## job 101
// ALU
module ALU(
    clk,
    rst_n,
    valid,
    ready,
    mode,
    in_A,
    in_B,
    out
);
    input         clk, rst_n;
    input         valid;
    input  [1:0]  mode;  
    output        ready;
    input  [31:0] in_A, in_B;
    output [63:0] out;
    parameter IDLE = 3'd0;
    parameter MUL  = 3'd1;
    parameter DIV  = 3'd2;
    parameter AND = 3'd3;
    parameter OR = 3'd4;
    parameter OUT  = 3'd5;
    reg  [ 2:0] state, state_nxt;
    reg  [ 4:0] counter, counter_nxt;
    reg  [63:0] shreg, shreg_nxt;
    reg  [31:0] alu_in, alu_in_nxt;
    reg  [32:0] alu_out;
    reg         ready;
    assign out = shreg;
    always @(*) begin
        if(state==OUT) ready = 1;
        else ready = 0;
    end
    always @(*) begin
        case(state)
            IDLE: begin
                if(!valid)                state_nxt = IDLE;
                else if(valid && mode==0) state_nxt = MUL;
                else if(valid && mode==1) state_nxt = DIV;
                else if(valid && mode==2) state_nxt = AND;
                else                      state_nxt = OR;
            end
            MUL : state_nxt = (counter==31) ? OUT : MUL;
            DIV : state_nxt = (counter==31) ? OUT : DIV;
  ...
For scale: roughly 1300 cells after synthesis, about 110 flip-flops, roughly 10000 µm² of cells after synthesis.
Settings: LEC_CHECK=0, CAP_MARGIN=20, CORE_MARGIN=2, CORE_UTILIZATION=70, CTS_CLUSTER_DIAMETER=32, CTS_CLUSTER_SIZE=37, SETUP_SLACK_MARGIN=0.6, SLEW_MARGIN=20; clock period 3.48 ns.
run.sh (not shown) runs the stock make flow with config.mk's settings and CLKGATE_MAP_FILE=.
Job 101 never completed; the flow aborted with a tool error in clock tree synthesis (4_1_cts).
diff inputs: job 101 => job 102
- swapping 70 for 72 in CORE_UTILIZATION
- swapping 37 for 100 in CTS_CLUSTER_SIZE
- putting ABC_AREA at 1 where nothing was set
- swapping 32 for 394 in CTS_CLUSTER_DIAMETER
- putting HOLD_SLACK_MARGIN at 0.29 where nothing was set
- putting CORE_ASPECT_RATIO at 0.5 where nothing was set
- swapping 0.6 for -0.24 in SETUP_SLACK_MARGIN
Results
STATUS run=job 102 STAGES=ALL_DONE FINAL_CHECKS=FAILED CAUSE=negative setup slack
Standard-cell row count: job 102 < job 101
Relative to job 101, the total half-perimeter wirelength after legalization and detailed placement measured on job 102 has increased by more than 10%.
Job 102: XOR/XNOR share of the synthesized area 2.2 points below job 101
Comparing job 102 and job 101, the lower synthesized area per cell is on job 102.
Diff job 102 and job 101: adder-cell area share of the yosys netlist lower in job 102
Changes in job 103 relative to job 102:
- a deleted CORE_ASPECT_RATIO that had been 0.5
- a deleted HOLD_SLACK_MARGIN that had been 0.29
- a deleted CTS_CLUSTER_DIAMETER that had been 394
- a change of CORE_UTILIZATION from 72 to 40
- a deleted SETUP_SLACK_MARGIN that had been -0.24
- a deleted CTS_CLUSTER_SIZE that had been 100
- a deleted ABC_AREA that had been 1
- a change of the clock period (ns, I/O delays scaled along) from 3.48 to 8.0
--- outcome ---
Against job 102 as the reference, job 103 delivers a lower count of clock-buffer cells in the layout.
From job 103 to job 102, CTS sink count did not move at all.
Job 103 vs. job 102: count of final setup violators decreased by 13 relative to the old numbers, via count of the routed design decreased by 4320 relative to the old numbers, clock insertion delay at the later pin of the skew report decreased by 20 ps relative to the old numbers.
Job 102 vs job 103, type of the most critical hold path: in -> async vs reg -> reg
Per the final summary, job 103 finished and its layout is clean on timing, DRC and antenna.
The minimum clock period after layout number comes out lower for job 102 vs job 103.
The run with more setup slack is job 103; job 102 has less.
On worst-case vdd ir drop, the lower figure sits with job 103, not job 102.
Taking job 102 as the reference, in job 103 fraction of synthesized area in multiplexers climbed 1.7 points; sequential share of layout area grew by 2.3 points.
## Diff of input files: job 104 against job 103
- CTS_CLUSTER_SIZE now 98, previously not set
- CTS_CLUSTER_DIAMETER now 278, previously not set
- PLACE_DENSITY now 0.35, previously not set
### Flow results
Across job 104 and job 103, the outcome is the same: a clean finish for every run.
Summary — switching power as a share of total power, job 104 relative to job 103: higher, by 0.74 points.
Job 104 against job 103: share of the core filled with cells in the final layout higher, final clock period utilization by the worst path higher, wire length after detailed routing higher, met2 routing resource usage after global routing higher, worst setup slack lower.
Against job 103, job 104 comes in 110 µW higher on net switching power of the design.

---

rev 12:
ALU again, from the RTL that the note above started with.
export LEC_CHECK = 0
export ABC_AREA = 1
export CAP_MARGIN = 0
export CORE_MARGIN = 2
export CORE_UTILIZATION = 72
export CTS_CLUSTER_DIAMETER = 103
export CTS_CLUSTER_SIZE = 72
export HOLD_SLACK_MARGIN = 0.3
export SETUP_SLACK_MARGIN = -0.3
export SLEW_MARGIN = 20
create_clock -name core_clock -period 4.14 [get_ports {clk}]
Rev 12: flow completed, timing, DRC and antenna clean
--- input diff rev 12..rev 13 ---
Settings: CTS_CLUSTER_SIZE no longer set, was 72; HOLD_SLACK_MARGIN no longer set, was 0.3; SETUP_SLACK_MARGIN no longer set, was -0.3; CTS_CLUSTER_DIAMETER no longer set, was 103; CAP_MARGIN now 20, was 0; ABC_AREA no longer set, was 1; CORE_UTILIZATION now 67, was 72; the clock period (ns, I/O delays scaled along) now 3.37, was 4.14.
In rev 13, fraction of met3 tracks used by global routing is lower than in rev 12. The flow for rev 13 finished, though final verification flagged negative setup slack. Register-to-register path setup slack on rev 13 is behind rev 12. Critical path depth in cells was lower in rev 13 than in rev 12. On async set-reset flop share out of synthesis, rev 12 tracks rev 13 almost exactly. Of the two values seen for endpoint of the most critical setup path, shreg[47]$_DFFE_PN0P_ was produced by rev 12 and shreg[60]$_DFFE_PN0P_ by rev 13.

---

The RTL this note starts from:
==> flow/design.v <==
module ALU(
    clk,
    rst_n,
    valid,
    ready,
    mode,
    in_A,
    in_B,
    out
);
    input         clk, rst_n;
    input         valid;
    input  [1:0]  mode;  
    output        ready;
    input  [31:0] in_A, in_B;
    output [63:0] out;
    parameter IDLE = 3'd0;
    parameter MUL  = 3'd1;
    parameter DIV  = 3'd2;
    parameter AND = 3'd3;
    parameter OR = 3'd4;
    parameter OUT  = 3'd5;
    reg  [ 2:0] state, state_nxt;
    reg  [ 4:0] counter, counter_nxt;
    reg  [63:0] shreg, shreg_nxt;
    reg  [31:0] alu_in, alu_in_nxt;
    reg  [32:0] alu_out;
    reg         ready;
    assign out = shreg;
    always @(*) begin
        if(state==OUT) ready = 1;
        else ready = 0;
    end
    always @(*) begin
        case(state)
            IDLE: begin
                if(!valid)                state_nxt = IDLE;
                else if(valid && mode==0) state_nxt = MUL;
                else if(valid && mode==1) state_nxt = DIV;
                else if(valid && mode==2) state_nxt = AND;
                else                      state_nxt = OR;
            end
            MUL : state_nxt = (counter==31) ? OUT : MUL;
            DIV : state_nxt = (counter==31) ? OUT : DIV;
            AND : state_nxt = OUT;
            OR  : state_nxt = OUT;
            OUT : state_nxt = IDLE;
            default : state_nxt = IDLE;
        endcase
    end
    always @(*) begin
        if(state==MUL && counter<31) begin
            counter_nxt = counter + 1;
        end
        else if(state==DIV && counter<31) begin
            counter_nxt = counter + 1;
        end
        else begin
            counter_nxt = 0;
        end
    end
    always @(*) begin
        case(state)
            IDLE: begin
                if (valid) begin
                    alu_in_nxt = in_B;
                end
                else begin
                    alu_in_nxt = 0;
                end
            end
            OUT : begin
                alu_in_nxt = 0;
            end
            default: begin
                alu_in_nxt = alu_in;
            end
        endcase
    end
    always @(*) begin
        case(state)
            IDLE: alu_out = 0;
            MUL : begin
                if(shreg[0]==1)
                    alu_out = alu_in + shreg[63:32];
                else
                    alu_out = shreg[63:32];
            end
            DIV : begin
                if(shreg[62:31]>=alu_in) begin
                    alu_out = shreg[62:31] - alu_in;
                end
                else begin 
                    alu_out = shreg[62:31];
                end
            end
            AND : alu_out = shreg[31:0] & alu_in;
            OR  : alu_out = shreg[31:0] | alu_in;
            OUT : alu_out = 0;
            default : alu_out = 0;
        endcase
    end
    always @(*) begin
        case(state)
            IDLE: begin
                if (valid) begin
                    shreg_nxt[31:0] = in_A;
                    shreg_nxt[63:32] = 32'b0;
                end
                else begin
                    shreg_nxt[31:0] = 0;
                    shreg_nxt[63:32] = 32'b0;
                end
            end
            MUL : begin
                shreg_nxt = {alu_out, shreg[31:1]};
            end
            DIV : begin
                shreg_nxt = {alu_out[31:0], shreg[30:0], (shreg[62:31]>=alu_in)};
            end
            AND : shreg_nxt = {31'b0, alu_out};
            OR  : shreg_nxt = {31'b0, alu_out};
            OUT :  
            shreg_nxt = shreg;
            default :  
            shreg_nxt = shreg;
        endcase
    end
    always @(posedge clk or negedge rst_n) begin
        if (!rst_n) begin
            state <= IDLE;
            counter <= 0;
            shreg <= 0;
            alu_in <= 0;
        end
        else begin
            state <= state_nxt;
            counter <= counter_nxt;
            shreg <= shreg_nxt;
            alu_in <= alu_in_nxt;
        end
    end
endmodule
export LEC_CHECK = 0
export CAP_MARGIN = 20
export CELL_PAD_IN_SITES_DETAIL_PLACEMENT = 0
export CELL_PAD_IN_SITES_GLOBAL_PLACEMENT = 1
export CORE_MARGIN = 2
export CORE_UTILIZATION = 45
export SETUP_SLACK_MARGIN = 0.61
export SLEW_MARGIN = 20
create_clock -name core_clock -period 2.36 [get_ports {clk}]
The starting point completed, yet does not pass: setup timing.
Change:
--- a/flow/config.mk
+++ b/flow/config.mk
@@ -13 +13,4 @@
-export SETUP_SLACK_MARGIN = 0.61
+export CTS_CLUSTER_DIAMETER = 335
+export CTS_CLUSTER_SIZE = 98
+export GPL_TIMING_DRIVEN = 0
+export SETUP_SLACK_MARGIN = -0.22
@@ -14,0 +18 @@
+export TNS_END_PERCENT = 5
=> The new run completed and failed the layout checks on setup timing; count of clock-buffer cells in the layout is unchanged; power falls by 18%; die area does not change; global-route usage rises by 0.51 points; register-to-register slack degrades by 0.27 ns; routed wire length rises by 2.7%; worst setup slack degrades by 0.27 ns; via count falls by about 5%; clock skew barely changes.

---

v16:
Starts from the design.v that is shown in full above.
Settings: LEC_CHECK=0, CAP_MARGIN=20, CORE_MARGIN=2, CORE_UTILIZATION=67, HOLD_SLACK_MARGIN=-0.09, SETUP_SLACK_MARGIN=-0.22, SLEW_MARGIN=20; clock period 2.9 ns.
The log for v16 ends in global routing with error GRT-0232, so the run never completed.
Inputs modified between v16 and v47:
# v16
export LEC_CHECK = 0
export CAP_MARGIN = 20
export CORE_MARGIN = 2
export CORE_UTILIZATION = 67
export HOLD_SLACK_MARGIN = -0.09
export SETUP_SLACK_MARGIN = -0.22
export SLEW_MARGIN = 20
create_clock -name core_clock -period 2.9 [get_ports {clk}]
# v47
export LEC_CHECK = 0
export CAP_MARGIN = 20
export CORE_ASPECT_RATIO = 0.5
export CORE_MARGIN = 2
export CORE_UTILIZATION = 69
export SLEW_MARGIN = 20
export TNS_END_PERCENT = 5
create_clock -name core_clock -period 8.0 [get_ports {clk}]
### Flow results
- Taking v16 as the reference, in v47 placement-stage worst setup slack picked up an extra 4.35 ns; synthesized cell count comparable; quantity of gates resized following cts decreased by 40 relative to the old numbers.
- Final HPWL from detailed placement on v47 is ahead of v16.
- v47 went all the way through the flow, and no timing, DRC or antenna check failed.
- Going from v16 to v47, die area shrank by about 2.4%, cell total in the yosys stat output closely matched the old numbers.
- Relative to v16, the placed cell count measured on v47 has decreased by more than 10%.
- As of v47, core box area had fallen by a few percent compared to v16.
- v47 vs. v16: buffers inserted during post-CTS setup optimization went down by 11.
- Count of standard-cell rows, v16 and v47: higher on v16
Modified inputs, v11 compared to v47
# v47
export LEC_CHECK = 0
export CAP_MARGIN = 20
export CORE_ASPECT_RATIO = 0.5
export CORE_MARGIN = 2
export CORE_UTILIZATION = 69
export SLEW_MARGIN = 20
export TNS_END_PERCENT = 5
create_clock -name core_clock -period 8.0 [get_ports {clk}]
# v11
export LEC_CHECK = 0
export CAP_MARGIN = 20
export CORE_MARGIN = 2
export CORE_UTILIZATION = 40
export SLEW_MARGIN = 20
create_clock -name core_clock -period 4.05 [get_ports {clk}]
Results
v11 vs. v47: final area grew by about 4%, non-clock buffer count grew by 19%, global-route usage shrank by 17 points, portion of total power attributed to sequential cells shrank by 0.8 points, final worst-path cycle share grew by 36 points.
Between v47 and v11, switching power total is higher for v11, v47 comes in under that.
Compared with v47, v11 improves via count.
v11: total wirelength of the detailed-routed design is about 7.4% higher than what v47 reported.
Between v47 and v11, die extent in x decreased.
Effective utilization at floorplan (lower): v11
Relative to v47, cell count has gone up in v11.
v11 ended up with alu_in[1] as its timing startpoint of the critical path; v47 ended up with shreg[31].
### v11 -> v32
# v11
export LEC_CHECK = 0
export CAP_MARGIN = 20
export CORE_MARGIN = 2
export CORE_UTILIZATION = 40
export SLEW_MARGIN = 20
create_clock -name core_clock -period 4.05 [get_ports {clk}]
# v32
export LEC_CHECK = 0
export CAP_MARGIN = 20
export CORE_ASPECT_RATIO = 0.5
export CORE_MARGIN = 2
export CORE_UTILIZATION = 44
export SETUP_SLACK_MARGIN = 1.32
export SLEW_MARGIN = 20
create_clock -name core_clock -period 8.0 [get_ports {clk}]
- Every run in the comparison, v32 and v11, completed the flow with a clean layout.
- Relative to v11, the power after layout measured on v32 has decreased by more than half.
- Lower overall routing resource usage goes to v11 over v32.
- Lower global routing usage on met3 among v32 and v11: v11
--- input diff v32..v15 ---
# v32
export LEC_CHECK = 0
export CAP_MARGIN = 20
export CORE_ASPECT_RATIO = 0.5
export CORE_MARGIN = 2
export CORE_UTILIZATION = 44
export SETUP_SLACK_MARGIN = 1.32
export SLEW_MARGIN = 20
create_clock -name core_clock -period 8.0 [get_ports {clk}]
# v15
export LEC_CHECK = 0
export CAP_MARGIN = 20
export CORE_MARGIN = 2
export CORE_UTILIZATION = 22
export SLEW_MARGIN = 20
create_clock -name core_clock -period 11.9 [get_ports {clk}]
Results
Compared with v32, v15 shows number of well taps that has gone up by more than half.
Reported for v32 and v15, number of cells on the worst hold path turned out identical to the last digit.
From v15 to v32, count of pins on the block boundary did not move at all.
Cmp v15 vs v32: proportion of power drawn by flip-flops and latches higher in v15
Of v32 and v15, the run reporting the higher count of cell instances traversed by the critical path was v32.
Compared with v32, v15 shows filler-free cell count of the finished design that has gone up by more than 10%.
Delta (v15 minus v32): worst-case headroom to the max-slew limit shows a reduction of 8.0 points, cell area shows an increase of 3.6%.

---

Starts from the design.v that is shown in full above.
clock: 6.13 ns
lec_check: 0
abc_area: 1
cap_margin: 20
core_margin: 2
core_utilization: 72
cts_cluster_diameter: 377
cts_cluster_size: 98
place_density: 0.39
slew_margin: 20
tns_end_percent: 10
Edit:
--- a/flow/config.mk
+++ b/flow/config.mk
@@ -8 +7,0 @@
-export ABC_AREA = 1
@@ -11,2 +10 @@
-export CORE_UTILIZATION = 72
-export CTS_CLUSTER_DIAMETER = 377
+export CORE_UTILIZATION = 57
@@ -14 +11,0 @@
-export PLACE_DENSITY = 0.39
@@ -16 +12,0 @@
-export TNS_END_PERCENT = 10
Outcome:
- The new run ran to the end with no violations
- maximum frequency falls by 9.6%
- worst setup slack loses 0.38 ns
- worst hold slack loses 0.015 ns
- synthesized cell count falls by 31%
- combinational power falls by 5.9%
- wire length falls by about 18%
- final area falls by about 10%
- sequential power barely changes
- via count falls by 23%
- global-route usage falls by 13 points
Edit:
--- a/flow/config.mk
+++ b/flow/config.mk
@@ -7,0 +8 @@
+export ABC_AREA = 1
@@ -10,2 +11 @@
-export CORE_UTILIZATION = 57
-export CTS_CLUSTER_SIZE = 98
+export CORE_UTILIZATION = 72
==> flow/constraint.sdc (replaced) <==
create_clock -name core_clock -period 3.48 [get_ports {clk}]
set_input_delay 0.6960 -clock core_clock [delete_from_list [all_inputs] [get_ports {clk}]]
set_output_delay 0.6960 -clock core_clock [all_outputs]
set_load 0.01 [all_outputs]
Outcome: Clock skew goes up by 0.0043 ns; design area rose by roughly a tenth; combinational power grows by well over a third; utilization is higher by 18 points; register-to-register slack gets worse by 1.8 ns; clock power went up by well over a third.
No activity file was given, so power comes from the tool's default toggle rates.
